Design axi_dfm_v1_0, start of the top module:
module axi_dfm_v1_0(
    input logic s_axi_aclk,
    input logic s_axi_aresetn,
    input  logic [31:0] s_axi_awaddr,
    input  logic        s_axi_awvalid,
    output logic        s_axi_awready,
    input  logic [31:0] s_axi_wdata,
    input  logic        s_axi_wvalid,
    output logic        s_axi_wready,
    output logic s_axi_bvalid,
    input  logic s_axi_bready,
    input  logic [31:0] s_axi_araddr,
    input  logic        s_axi_arvalid,
    output logic        s_axi_arready,
    output logic [31:0] s_axi_rdata,
    output logic        s_axi_rvalid,
    input  logic        s_axi_rready,
    input  logic signal_in,
    output logic signal_done
);
Size: roughly 2500 cells after synthesis, roughly 140 I/O pins, roughly 27000 µm² of cells after synthesis.
clock: 5.0 ns
lec_check: 0
cap_margin: 0
core_margin: 8
core_utilization: 39
gpl_routability_driven: 0
setup_slack_margin: 0.34
slew_margin: 0
tns_end_percent: 20
run.sh (not shown) runs the stock make flow with config.mk's settings and CLKGATE_MAP_FILE=.
The baseline produced a clean layout.
Rerun with:
==> flow/config.mk (replaced) <==
export PLATFORM = sky130hd
export DESIGN_NAME = axi_dfm_v1_0
export DESIGN_NICKNAME = axi_dfm_v1_0
export VERILOG_FILES = /design/flow/design.v
export SDC_FILE = /design/flow/constraint.sdc
export NUM_CORES = 4
export LEC_CHECK = 0
export CAP_MARGIN = 20
export CORE_MARGIN = 2
export CORE_UTILIZATION = 65
export PLACE_DENSITY = 0.6
export SLEW_MARGIN = 20
==> flow/constraint.sdc (replaced) <==
create_clock -name core_clock -period 2.52 [get_ports {s_axi_aclk}]
set_input_delay 0.5040 -clock core_clock [delete_from_list [all_inputs] [get_ports {s_axi_aclk}]]
set_output_delay 0.5040 -clock core_clock [all_outputs]
set_load 0.01 [all_outputs]
The changed run finished but fails on hold timing. Clock-buffer cell count came out lower by 1. Sequential cell count stays the same. Area after synthesis does not change. Power came out higher by 100%. Non-clock buffer count went up by 60. Die area went down by 45%. Clock skew climbs by 0.0045 ns. Core utilization came out higher by 30 points. Worst setup slack gets worse by 1.4 ns. Global-route usage is higher by 14 points. Design area stays flat.
Rerun with:
--- a/flow/config.mk
+++ b/flow/config.mk
@@ -9,4 +9,4 @@
 export CORE_MARGIN = 2
-export CORE_UTILIZATION = 65
-export PLACE_DENSITY = 0.6
+export CORE_UTILIZATION = 72
+export HOLD_SLACK_MARGIN = -0.09
 export SLEW_MARGIN = 20
==> flow/constraint.sdc (replaced) <==
create_clock -name core_clock -period 3.04 [get_ports {s_axi_aclk}]
set_input_delay 0.6080 -clock core_clock [delete_from_list [all_inputs] [get_ports {s_axi_aclk}]]
set_output_delay 0.6080 -clock core_clock [all_outputs]
set_load 0.01 [all_outputs]
With this change the flow finished with timing, DRC and antenna clean.
Cell count drops by 3.2%.
Flip-flop count does not change.
Worst setup slack improved by 0.13 ns.
Sequential share of layout area climbs by 0.60 points.
Critical path depth is unchanged.
Die size drops by 9.5%.

v6:
The RTL this note starts from:
==> flow/design.v <==
module data_syn(
    input logic clk_i,
    input logic rst_n_i,
    input logic data_i,
    output logic data_o
);
logic data_a, data_b;
assign data_o = data_b;
always_ff @(posedge clk_i or negedge rst_n_i)
begin
    if (!rst_n_i) begin
        data_a <= 1'b0;
        data_b <= 1'b0;
    end else begin
        data_a <= data_i;
        data_b <= data_a;
    end
end
endmodule
module edge2en(
    input logic clk_i,
    input logic rst_n_i,
    input logic data_i,
    output logic pos_edge_o,
    output logic neg_edge_o,
    output logic any_edge_o
);
logic data_a, data_b;
assign pos_edge_o = ~data_b & data_a;
assign neg_edge_o = ~data_a & data_b;
assign any_edge_o =  data_a ^ data_b;
always_ff @(posedge clk_i or negedge rst_n_i)
begin
    if (!rst_n_i) begin
        data_a <= 1'b0;
        data_b <= 1'b0;
    end else begin
        data_a <= data_i;
        data_b <= data_a;
    end
end
endmodule
module startup #(
    parameter int W = 32
) (
    input logic clk_i,
    input logic rst_n_i,
    input logic  [4:0] gate_sync_i,
    input logic [W-1:0] gate_shift_i,
    output logic [4:0] gate_en_o
);
logic  [4:0] gate_en;
logic [W-1:0] gate_cnt;
logic        gate_next;
logic        gate_done;
assign gate_en_o = gate_en;
edge2en gate_next_en(
    .clk_i(clk_i),
    .rst_n_i(rst_n_i),
    .data_i(gate_done & (gate_en == gate_sync_i)),
    .pos_edge_o(gate_next)
);
always_ff @(posedge clk_i or negedge rst_n_i)
begin
    if (!rst_n_i) begin
        gate_en   <= 5'b00000;
        gate_cnt  <= {W{1'b0}};
        gate_done <= 1'b0;
    end else begin
        gate_en   <= gate_next ? {gate_en[3:0], (gate_sync_i != 5'b01111)} : gate_en;
        gate_cnt  <= gate_next ? {W{1'b0}} : gate_cnt + 1'b1;
        gate_done <= gate_next ? 1'b0 : (gate_cnt == gate_shift_i) ? 1'b1 : gate_done;
    end
end
endmodule
module measure #(
    parameter int W = 32
) (
    input logic clk_i,
    input logic rst_n_i,
    input logic sig_clk_i,
    input logic        gate_en_i,
    input logic [W-1:0] gate_total_i,
    output logic        reg_wr_en_o,
    output logic [2*W-1:0] reg_wr_data_o,
    output logic gate_sync_o
);
logic sig_clk_s;
logic sig_clk_p;
logic gate_sync;
logic gate_sync_n;
logic        gate_en;
logic [W-1:0] gate_cnt;
logic [W-1:0] sig_clk_cnt;
logic [W-1:0] ref_clk_cnt;
logic        reg_wr_en;
logic [2*W-1:0] reg_wr_data;
assign reg_wr_en_o   = reg_wr_en;
assign reg_wr_data_o = reg_wr_data;
assign gate_sync_o = gate_sync;
data_syn sig_clk_syn(
    .clk_i(clk_i),
    .rst_n_i(rst_n_i),
    .data_i(sig_clk_i),
    .data_o(sig_clk_s)
);
edge2en sig_clk_en(
    .clk_i(clk_i),
    .rst_n_i(rst_n_i),
    .data_i(sig_clk_s),
    .pos_edge_o(sig_clk_p)
);
edge2en gate_sync_en(
    .clk_i(clk_i),
    .rst_n_i(rst_n_i),
    .data_i(gate_sync),
    .neg_edge_o(gate_sync_n)
);
always_ff @(posedge clk_i or negedge rst_n_i)
begin
    if (!rst_n_i) begin
        gate_en  <= 1'b0;
        gate_cnt <= {W{1'b0}};
        gate_sync <= 1'b0;
        sig_clk_cnt <= {W{1'b0}};
        ref_clk_cnt <= {W{1'b0}};
        reg_wr_en   <= 1'b0;
        reg_wr_data <= {(2*W){1'b0}};
    end else begin
        if (gate_sync) begin
            gate_en  <= (gate_cnt == gate_total_i) ? 1'b0 : gate_en;
            gate_cnt <= (gate_cnt == gate_total_i) ? {W{1'b0}} : gate_cnt + 1'b1;
            gate_sync <= (sig_clk_p & ~gate_en) ? 1'b0 : gate_sync;
            sig_clk_cnt <= sig_clk_p ? sig_clk_cnt + 1'b1 : sig_clk_cnt;
            ref_clk_cnt <= ref_clk_cnt + 1'b1;
        end else begin
            gate_en  <= gate_en_i;
            gate_cnt <= {W{1'b0}};
            gate_sync <= (sig_clk_p & gate_en) ? 1'b1 : gate_sync;
            sig_clk_cnt <= reg_wr_en ? {W{1'b0}} : sig_clk_cnt;
            ref_clk_cnt <= reg_wr_en ? {W{1'b0}} : ref_clk_cnt;
        end
        reg_wr_en   <= gate_sync_n;
        reg_wr_data <= gate_sync_n ? {ref_clk_cnt, sig_clk_cnt} : reg_wr_data;
    end
end
endmodule
`timescale 1ns / 1ps
module axi_dfm_v1_0(
    input logic s_axi_aclk,
    input logic s_axi_aresetn,
    input  logic [31:0] s_axi_awaddr,
    input  logic        s_axi_awvalid,
    output logic        s_axi_awready,
    input  logic [31:0] s_axi_wdata,
    input  logic        s_axi_wvalid,
    output logic        s_axi_wready,
    output logic s_axi_bvalid,
    input  logic s_axi_bready,
    input  logic [31:0] s_axi_araddr,
    input  logic        s_axi_arvalid,
    output logic        s_axi_arready,
    output logic [31:0] s_axi_rdata,
    output logic        s_axi_rvalid,
    input  logic        s_axi_rready,
    input  logic signal_in,
    output logic signal_done
);
localparam int W = 16;
logic [4:0] gate_en;
logic [4:0] gate_sync;
logic [W-1:0] gate_shift;
logic [W-1:0] gate_total;
logic     [4:0] raw_wr_en;
logic [2*W-1:0] raw_wr_data[5];
logic           reg_wr_en;
logic [2*W-1:0] reg_wr_data;
logic [2*W-1:0] reg_rd_data;
assign s_axi_awready = s_axi_aresetn && s_axi_awvalid && (!s_axi_bvalid || s_axi_bready);
assign s_axi_wready  = s_axi_aresetn && s_axi_wvalid  && (!s_axi_bvalid || s_axi_bready);
assign s_axi_arready = s_axi_aresetn && s_axi_arvalid && (!s_axi_rvalid || s_axi_rready);
assign signal_done = reg_wr_en;
always_ff @(posedge s_axi_aclk or negedge s_axi_aresetn)
begin
    if (!s_axi_aresetn) begin
        gate_shift <= {W{1'b0}};
        gate_total <= {W{1'b0}};
        reg_rd_data <= {(2*W){1'b0}};
        s_axi_bvalid <= 1'b0;
        s_axi_rvalid <= 1'b0;
        s_axi_rdata <= 32'h0000_0000;
    end else begin
        if (s_axi_awready) begin
            case (s_axi_awaddr[7:0])
                8'h00:
                    gate_shift <= s_axi_wdata[W-1:0];
                8'h04:
                    gate_total <= s_axi_wdata[W-1:0];
                default:
                    reg_rd_data <= reg_wr_data;
            endcase
        end
        if (s_axi_arready) begin
            case (s_axi_araddr[7:0])
                8'h00:
                    s_axi_rdata <= {{(32-W){1'b0}}, gate_shift};
                8'h04:
                    s_axi_rdata <= {{(32-W){1'b0}}, gate_total};
                8'h08:
                    s_axi_rdata <= {{(32-W){1'b0}}, reg_rd_data[W-1:0]};
                8'h0C:
                    s_axi_rdata <= {{(32-W){1'b0}}, reg_rd_data[2*W-1:W]};
                default:
                    s_axi_rdata <= 32'h0000_0000;
            endcase
        end
        s_axi_bvalid <= (s_axi_bvalid & ~s_axi_bready) | s_axi_awready;
        s_axi_rvalid <= (s_axi_rvalid & ~s_axi_rready) | s_axi_arready;
    end
end
startup #(.W(W)) startup(
    .clk_i(s_axi_aclk),
    .rst_n_i(s_axi_aresetn),
    .gate_sync_i(gate_sync),
    .gate_shift_i(gate_shift),
    .gate_en_o(gate_en)
);
genvar i;
generate
    for (i = 0; i < 5; i = i + 1) begin: measure_block
        measure #(.W(W)) measure(
            .clk_i(s_axi_aclk),
            .rst_n_i(s_axi_aresetn),
            .sig_clk_i(signal_in),
            .gate_en_i(gate_en[i]),
            .gate_total_i(gate_total),
            .reg_wr_en_o(raw_wr_en[i]),
            .reg_wr_data_o(raw_wr_data[i]),
            .gate_sync_o(gate_sync[i])
        );
    end
endgenerate
always_ff @(posedge s_axi_aclk or negedge s_axi_aresetn)
begin
    if (!s_axi_aresetn) begin
        reg_wr_en   <= 1'b0;
        reg_wr_data <= {(2*W){1'b0}};
    end else begin
        reg_wr_en <= raw_wr_en[0] | raw_wr_en[1] | raw_wr_en[2] | raw_wr_en[3] | raw_wr_en[4];
        case (raw_wr_en)
            5'b00001:
                reg_wr_data <= raw_wr_data[0];
            5'b00010:
                reg_wr_data <= raw_wr_data[1];
            5'b00100:
                reg_wr_data <= raw_wr_data[2];
            5'b01000:
                reg_wr_data <= raw_wr_data[3];
            5'b10000:
                reg_wr_data <= raw_wr_data[4];
            default:
                reg_wr_data <= reg_wr_data;
        endcase
    end
end
endmodule
make LEC_CHECK=0 ABC_AREA=1 CAP_MARGIN=20 CORE_MARGIN=2 CORE_UTILIZATION=72 CTS_CLUSTER_SIZE=16 PLACE_DENSITY=0.38 SETUP_SLACK_MARGIN=0.09 SLEW_MARGIN=20 finish   # period 1.97 ns
Relative to v6, the following input files were edited for v7:
Settings: a change of CTS_CLUSTER_SIZE from 16 to 14; a deleted ABC_AREA that had been 1; a deleted SETUP_SLACK_MARGIN that had been 0.09; a deleted PLACE_DENSITY that had been 0.38; a change of CAP_MARGIN from 20 to 0.
## What came out
- v7 finished all stages; however, its layout fails the closing checks, the failures being setup timing.
- Capturing element of the worst setup path = measure_block[4].measure.gate_cnt[15]: v7; capturing element of the worst setup path = measure_block[1].measure.sig_clk_cnt[8]: v6
- Total cell area reported by yosys after synthesis sits lower in v7 than in v6.
- Cmp v7 vs v6: setup TNS lower in v7
- v7 vs v6: post-synthesis instance area down by a few percent
- | final cell count without fillers | v7 vs v6 | 1,224 lower |
- Compared v7 vs v6, and final setup slack of the worst path is down in v7.
- Summary of v7 over v6: biggest fanout along the worst timing path went up; sequential share of cell area went up.
- Part of the total power dissipated in the clock network: higher on v6
No activity file was given, so power comes from the tool's default toggle rates.
